Design AudDSP, start of the top module:
module AudDSP (
    input i_rst_n,
    input i_clk,
    input i_start,  
    input i_pause,  
    input [2:0] i_speed,
    input i_is_slow,
    input i_slow_mode,
    input i_daclrck,                
    input signed [15:0] i_sram_data,
    input [19:0] i_sram_stop_addr,  
    output signed [15:0] o_dac_data,
    output o_en,                    
    output o_is_pause,
    output [19:0] o_sram_addr
);
    localparam S_IDLE = 0;
    localparam S_PAUSE = 1;
    localparam S_PLAY = 2;
    localparam S_EMPTY = 3;
    reg [2:0] state_r, state_w;
    reg is_pause_r, is_pause_w;
    reg is_slow_r, is_slow_w;
    reg slow_mode_r, slow_mode_w;
    reg [2:0] speed_r, speed_w;
    reg [3:0] slow_counter_r, slow_counter_w;
    reg [1:0] get_data_counter_r, get_data_counter_w;
    reg [19:0] addr_r, addr_w;
    reg signed [15:0] sram_data_r, sram_data_w, sram_data_next_r, sram_data_next_w;
    reg [15:0] o_data_r, o_data_w;
    assign o_en = !i_daclrck;
    assign o_dac_data = o_data_r;
    assign o_sram_addr = addr_r;
    assign o_is_pause = is_pause_r;
    always @(*) begin
        state_w = state_r;
        case(state_r)
            S_IDLE: begin
                if(i_start)         state_w = S_PAUSE;
                else                state_w = S_IDLE;
            end
            S_PAUSE: begin
                if(!is_pause_r)     state_w = S_PLAY;
                else                state_w = S_PAUSE;
            end
            S_PLAY: begin
                if(is_pause_r)      state_w = S_PAUSE;
                else begin
                    if(!i_daclrck)  state_w = S_EMPTY;
                    else            state_w = S_PLAY;
                end
            end
            S_EMPTY: begin
                if(is_pause_r)      state_w = S_PAUSE;
                else begin
                    if(!i_daclrck)  state_w = S_EMPTY;
                    else            state_w = S_PLAY;
                end
            end
        endcase
    end
    always @(*) begin
        slow_counter_w = slow_counter_r;
        case(state_r)
  ...
For scale: ~6000 cells after synthesis, about 84 I/O pins, about 33000 sq um of cells after synthesis.
==> flow/config.mk <==
export PLATFORM = sky130hd
export DESIGN_NAME = AudDSP
export DESIGN_NICKNAME = AudDSP
export VERILOG_FILES = /design/flow/design.v
export SDC_FILE = /design/flow/constraint.sdc
export NUM_CORES = 4
export LEC_CHECK = 0
export ABC_AREA = 1
export CAP_MARGIN = 30
export CORE_MARGIN = 2
export CORE_UTILIZATION = 71
export CTS_CLUSTER_DIAMETER = 351
export CTS_CLUSTER_SIZE = 31
export GPL_TIMING_DRIVEN = 1
export HOLD_SLACK_MARGIN = 0.3
export MAX_ROUTING_LAYER = met4
export PLACE_DENSITY_LB_ADDON = 0.2
export SETUP_SLACK_MARGIN = 5.0
export SLEW_MARGIN = 20
==> flow/constraint.sdc <==
create_clock -name core_clock -period 49.6 [get_ports {i_clk}]
set_input_delay 9.9200 -clock core_clock [delete_from_list [all_inputs] [get_ports {i_clk}]]
set_output_delay 9.9200 -clock core_clock [all_outputs]
set_load 0.01 [all_outputs]
run.sh (not shown) runs the stock make flow with config.mk's settings and CLKGATE_MAP_FILE=.
The baseline never finished: it broke off in global routing.
==> next run, changes <==
Settings changed: CAP_MARGIN 30 to 20, CORE_UTILIZATION 71 to 42, CTS_CLUSTER_DIAMETER 351 to default, CTS_CLUSTER_SIZE 31 to default, GPL_TIMING_DRIVEN 1 to default, HOLD_SLACK_MARGIN 0.3 to default, MAX_ROUTING_LAYER met4 to default, PLACE_DENSITY_LB_ADDON 0.2 to default, SETUP_SLACK_MARGIN 5.0 to default.
Clock period 49.6 ns to 53.8 ns, I/O delays scaled along.
The new run finished clean.
Synthesized area is unchanged.
Die size went up by 68%.
Synthesized cell count stays the same.

run 1:
The RTL this note starts from:
==> flow/design.v <==
module AudDSP (
    input i_rst_n,
    input i_clk,
    input i_start,  
    input i_pause,  
    input [2:0] i_speed,
    input i_is_slow,
    input i_slow_mode,
    input i_daclrck,                
    input signed [15:0] i_sram_data,
    input [19:0] i_sram_stop_addr,  
    output signed [15:0] o_dac_data,
    output o_en,                    
    output o_is_pause,
    output [19:0] o_sram_addr
);
    localparam S_IDLE = 0;
    localparam S_PAUSE = 1;
    localparam S_PLAY = 2;
    localparam S_EMPTY = 3;
    reg [2:0] state_r, state_w;
    reg is_pause_r, is_pause_w;
    reg is_slow_r, is_slow_w;
    reg slow_mode_r, slow_mode_w;
    reg [2:0] speed_r, speed_w;
    reg [3:0] slow_counter_r, slow_counter_w;
    reg [1:0] get_data_counter_r, get_data_counter_w;
    reg [19:0] addr_r, addr_w;
    reg signed [15:0] sram_data_r, sram_data_w, sram_data_next_r, sram_data_next_w;
    reg [15:0] o_data_r, o_data_w;
    assign o_en = !i_daclrck;
    assign o_dac_data = o_data_r;
    assign o_sram_addr = addr_r;
    assign o_is_pause = is_pause_r;
    always @(*) begin
        state_w = state_r;
        case(state_r)
            S_IDLE: begin
                if(i_start)         state_w = S_PAUSE;
                else                state_w = S_IDLE;
            end
            S_PAUSE: begin
                if(!is_pause_r)     state_w = S_PLAY;
                else                state_w = S_PAUSE;
            end
            S_PLAY: begin
                if(is_pause_r)      state_w = S_PAUSE;
                else begin
                    if(!i_daclrck)  state_w = S_EMPTY;
                    else            state_w = S_PLAY;
                end
            end
            S_EMPTY: begin
                if(is_pause_r)      state_w = S_PAUSE;
                else begin
                    if(!i_daclrck)  state_w = S_EMPTY;
                    else            state_w = S_PLAY;
                end
            end
        endcase
    end
    always @(*) begin
        slow_counter_w = slow_counter_r;
        case(state_r)
            S_IDLE:     slow_counter_w = 0;
            S_PAUSE:    slow_counter_w = 0;
            S_PLAY: begin
                if(is_slow_r && !is_pause_r && i_daclrck) begin
                    if(slow_counter_r == speed_r)   slow_counter_w = 0;
                    else                            slow_counter_w = slow_counter_r + 1;
                end
            end
        endcase
    end
    always @(*) begin
        get_data_counter_w = get_data_counter_r;
        case(state_r)
            S_IDLE:     get_data_counter_w = 0;
            S_PAUSE:    get_data_counter_w = 0;
            S_PLAY: begin
                if(get_data_counter_r < 3)  get_data_counter_w = get_data_counter_r + 1;
            end
            S_EMPTY:    get_data_counter_w = 0;
        endcase
    end
    always @(*) begin
        is_pause_w = is_pause_r;
        case(state_r)
            S_IDLE:                 is_pause_w = 1;
            S_PAUSE: if(i_pause)    is_pause_w = 0;
            S_PLAY:  if(i_pause)    is_pause_w = 1;
            S_EMPTY: if(i_pause)    is_pause_w = 1;
        endcase
    end
    always @(*) begin
        is_slow_w = is_slow_r;
        slow_mode_w = slow_mode_r;
        speed_w = speed_r;
        case(state_r)
            S_IDLE: begin
                is_slow_w = 0;
                slow_mode_w = 0;
                speed_w = 0;
            end
            S_PAUSE: begin
                is_slow_w = i_is_slow;
                slow_mode_w = i_slow_mode;
                speed_w = i_speed;
            end
            S_PLAY: begin
                is_slow_w = is_slow_r;
                slow_mode_w = slow_mode_r;
                speed_w = speed_r;
            end
            S_EMPTY: begin
                is_slow_w = i_is_slow;
                slow_mode_w = i_slow_mode;
                speed_w = i_speed;
            end
        endcase
    end
    reg [20:0] temp_addr;      
    always @(*) begin
        addr_w = addr_r;
        temp_addr = addr_r;
        case(state_r)
            S_IDLE:     temp_addr = 0;
            S_PLAY: begin
                if(get_data_counter_r == 0) begin
                    if(is_slow_r) begin
                        if(slow_counter_r == 0)     temp_addr = addr_r + 1;
                    end
                    else                            temp_addr = addr_r + speed_r + 1;
                end
            end
        endcase
        if(temp_addr > i_sram_stop_addr)    addr_w = 0;
        else                                addr_w = temp_addr;
    end
    always @(*) begin
        sram_data_w = sram_data_r;
        sram_data_next_w = sram_data_next_r;
        case(state_r)
            S_IDLE: begin
                sram_data_w = 0;
                sram_data_next_w = 0;
            end
            S_PAUSE: begin
                sram_data_next_w = i_sram_data;
            end
            S_PLAY: begin
                if(get_data_counter_r == 2) begin
                    if(is_slow_r)begin           
                        if(slow_counter_r == 0) begin
                            sram_data_w = sram_data_next_r;
                            sram_data_next_w = i_sram_data;
                        end
                    end
                    else begin                   
                        sram_data_w = sram_data_next_r;
                        sram_data_next_w = i_sram_data;
                    end
                end
            end
        endcase
    end
    reg signed [16:0] diff;
    reg signed [20:0] diff_counter_prod;
    reg signed [20:0] diff_counter_prod_div_speed;
    always @(*) begin
        o_data_w = o_data_r;
        diff = 0;
        diff_counter_prod = 0;
        diff_counter_prod_div_speed = 0;
        case(state_r)
            S_IDLE: o_data_w = 0;
            S_PLAY: begin
                if(get_data_counter_r == 3) begin
                    if(is_slow_r) begin
                        if(slow_mode_r) begin
                            diff = $signed(sram_data_next_r) - $signed(sram_data_r);
                            diff_counter_prod = $signed(diff) * $signed({1'b0, slow_counter_r});
                            diff_counter_prod_div_speed = $signed($signed(diff_counter_prod) / $signed({1'b0, speed_r + 1}));
                            o_data_w = $signed($signed(sram_data_r) + $signed(diff_counter_prod_div_speed));
                        end
                        else o_data_w = sram_data_r;
                    end
                    else o_data_w = sram_data_r;
                end
            end
        endcase
    end
    always_ff @(posedge i_clk or negedge i_rst_n) begin
        if(!i_rst_n) begin
            state_r <= S_IDLE;
            is_pause_r <= 1;
            addr_r <= 0;
            speed_r <= 0;
            o_data_r <= 0;
            is_slow_r <= 0;
            slow_mode_r <= 0;
            sram_data_r <= 0;
            slow_counter_r <= 0;
            sram_data_next_r <= 0;
            get_data_counter_r <= 0;
        end
        else begin
            state_r <= state_w;
            is_pause_r <= is_pause_w;
            addr_r <= addr_w;
            speed_r <= i_speed;
            o_data_r <= o_data_w;
            is_slow_r <= i_is_slow;
            slow_mode_r <= i_slow_mode;
            sram_data_r <= sram_data_w;
            slow_counter_r <= slow_counter_w;
            sram_data_next_r <= sram_data_next_w;
            get_data_counter_r <= get_data_counter_w;
        end
    end
endmodule
Settings: LEC_CHECK=0, ABC_AREA=1, CAP_MARGIN=0, CELL_PAD_IN_SITES_DETAIL_PLACEMENT=2, CELL_PAD_IN_SITES_GLOBAL_PLACEMENT=1, CORE_ASPECT_RATIO=0.58, CORE_MARGIN=6, CORE_UTILIZATION=40, CTS_CLUSTER_DIAMETER=308, CTS_CLUSTER_SIZE=58, GPL_ROUTABILITY_DRIVEN=1, GPL_TIMING_DRIVEN=0, MAX_ROUTING_LAYER=met4, SETUP_SLACK_MARGIN=5.0, SLEW_MARGIN=0, TNS_END_PERCENT=45; clock period 117.0 ns.
Run 1 failed in detailed placement (3_5_place_dp) with DPL-0033.
#### Input delta (run 2 over run 1)
-- flow/config.mk --
<<< run 1, line 8
export ABC_AREA = 1
export CAP_MARGIN = 0
export CELL_PAD_IN_SITES_DETAIL_PLACEMENT = 2
>>> run 2, line 8
export ABC_AREA = 1
export CAP_MARGIN = 20
export CELL_PAD_IN_SITES_DETAIL_PLACEMENT = 2
<<< run 1, line 14
export CORE_UTILIZATION = 40
export CTS_CLUSTER_DIAMETER = 308
export CTS_CLUSTER_SIZE = 58
>>> run 2, line 14
export CORE_UTILIZATION = 40
export CTS_CLUSTER_DIAMETER = 379
export CTS_CLUSTER_SIZE = 58
Findings:
- Of the runs run 1 and run 2, none of them finished clean.
- Run status, run 2: aborted in detailed placement (3_5_place_dp), error DPL-0033
- In the summary table, run 1 is marked failed, with error DPL-0033 raised in detailed placement (3_5_place_dp).
- Placeable core region across run 1 and run 2: no real change.
- Number of flops mapped to enable cells by yosys: run 1 vs run 2, no meaningful difference
- Delta (run 2 minus run 1): vertical die dimension did not really move; XOR/XNOR share of the synthesized area did not really move; synthesis area per yosys did not really move; mean instance size in the synthesized netlist did not really move.
- On area fraction in and, or, nand and nor cells after synthesis, run 1 and run 2 are neck and neck.
- From run 1 to run 2 the numbers moved as follows: number of top-level design ports closely matched the old numbers, horizontal die size barely changed.
- From run 2 to run 1, chip area did not move at all.
- Re count of port buffers added during placement: no difference whatsoever between run 2 and run 1.
What run 3 does differently from run 2 at the input level:
==> flow/config.mk <==
export PLATFORM = sky130hd
export DESIGN_NAME = AudDSP
export DESIGN_NICKNAME = AudDSP
export VERILOG_FILES = /design/flow/design.v
export SDC_FILE = /design/flow/constraint.sdc
export NUM_CORES = 4
export LEC_CHECK = 0
export CAP_MARGIN = 20
export CORE_MARGIN = 2
export CORE_UTILIZATION = 40
export GPL_ROUTABILITY_DRIVEN = 0
export SLEW_MARGIN = 25
==> flow/constraint.sdc <==
create_clock -name core_clock -period 100.0 [get_ports {i_clk}]
set_input_delay 20.0000 -clock core_clock [delete_from_list [all_inputs] [get_ports {i_clk}]]
set_output_delay 20.0000 -clock core_clock [all_outputs]
set_load 0.01 [all_outputs]
Results
- In the summary table, run 2 is marked failed, with error DPL-0033 raised in detailed placement (3_5_place_dp).
- Both conditions hold for run 3: the flow ran to the end and the final layout passed the timing, DRC and antenna checks.
- Run 2 → run 3: chip area shrank by about 20%; area share of and/or/nand/nor cells after synthesis shrank by 19 points; synthesized-area fraction occupied by xor and xnor cells grew by 2.8 points; number of storage elements in the synthesis netlist held steady; area inside the core boundary shrank by 14000 µm².
- Sort run 3 and run 2 by sequential-to-total area share from yosys stat asc -> top: run 2
--- input diff run 3..run 4 ---
-- flow/config.mk --
<<< run 3, line 7
export LEC_CHECK = 0
export CAP_MARGIN = 20
export CORE_MARGIN = 2
export CORE_UTILIZATION = 40
export GPL_ROUTABILITY_DRIVEN = 0
export SLEW_MARGIN = 25
>>> run 4, line 7
export LEC_CHECK = 0
export CAP_MARGIN = 30
export CORE_MARGIN = 2
export CORE_UTILIZATION = 68
export CTS_CLUSTER_DIAMETER = 43
export PLACE_DENSITY = 0.59
export SLEW_MARGIN = 20
Diff run 3 -> run 4: number of fillers in the final layout fell by 55%; multi-input gate share of total cell area rose by 1.3 points; final critical-path setup slack fell by 1.11 ns.
~same data-path buffer share of cell area in the final layout in run 3 and run 4
Final critical-path required period delta (run 4 − run 3): unfavourable
Having completed the whole flow, run 4 delivered a layout that passed the timing, DRC and antenna checks.
Edits applied to the flow inputs when going from run 4 to run 5:
-- flow/config.mk --
<<< run 4, line 7
export LEC_CHECK = 0
export CAP_MARGIN = 30
export CORE_MARGIN = 2
export CORE_UTILIZATION = 68
export CTS_CLUSTER_DIAMETER = 43
export PLACE_DENSITY = 0.59
export SLEW_MARGIN = 20
>>> run 5, line 7
export LEC_CHECK = 0
export CAP_MARGIN = 20
export CORE_MARGIN = 2
export CORE_UTILIZATION = 45
export SLEW_MARGIN = 20
==> flow/constraint.sdc <==
create_clock -name core_clock -period 48.7 [get_ports {i_clk}]
set_input_delay 9.7400 -clock core_clock [delete_from_list [all_inputs] [get_ports {i_clk}]]
set_output_delay 9.7400 -clock core_clock [all_outputs]
set_load 0.01 [all_outputs]
Results
- Status run 5: flow complete, layout not clean - negative setup slack
- Delta (run 5 minus run 4): number of instances in the placed design rose by 1920, aggregate negative setup slack moved down, largest net degree at the start of global routing climbed 2.
- As far as number of sequential cells goes, run 5 and run 4 are indistinguishable; the numbers are identical.
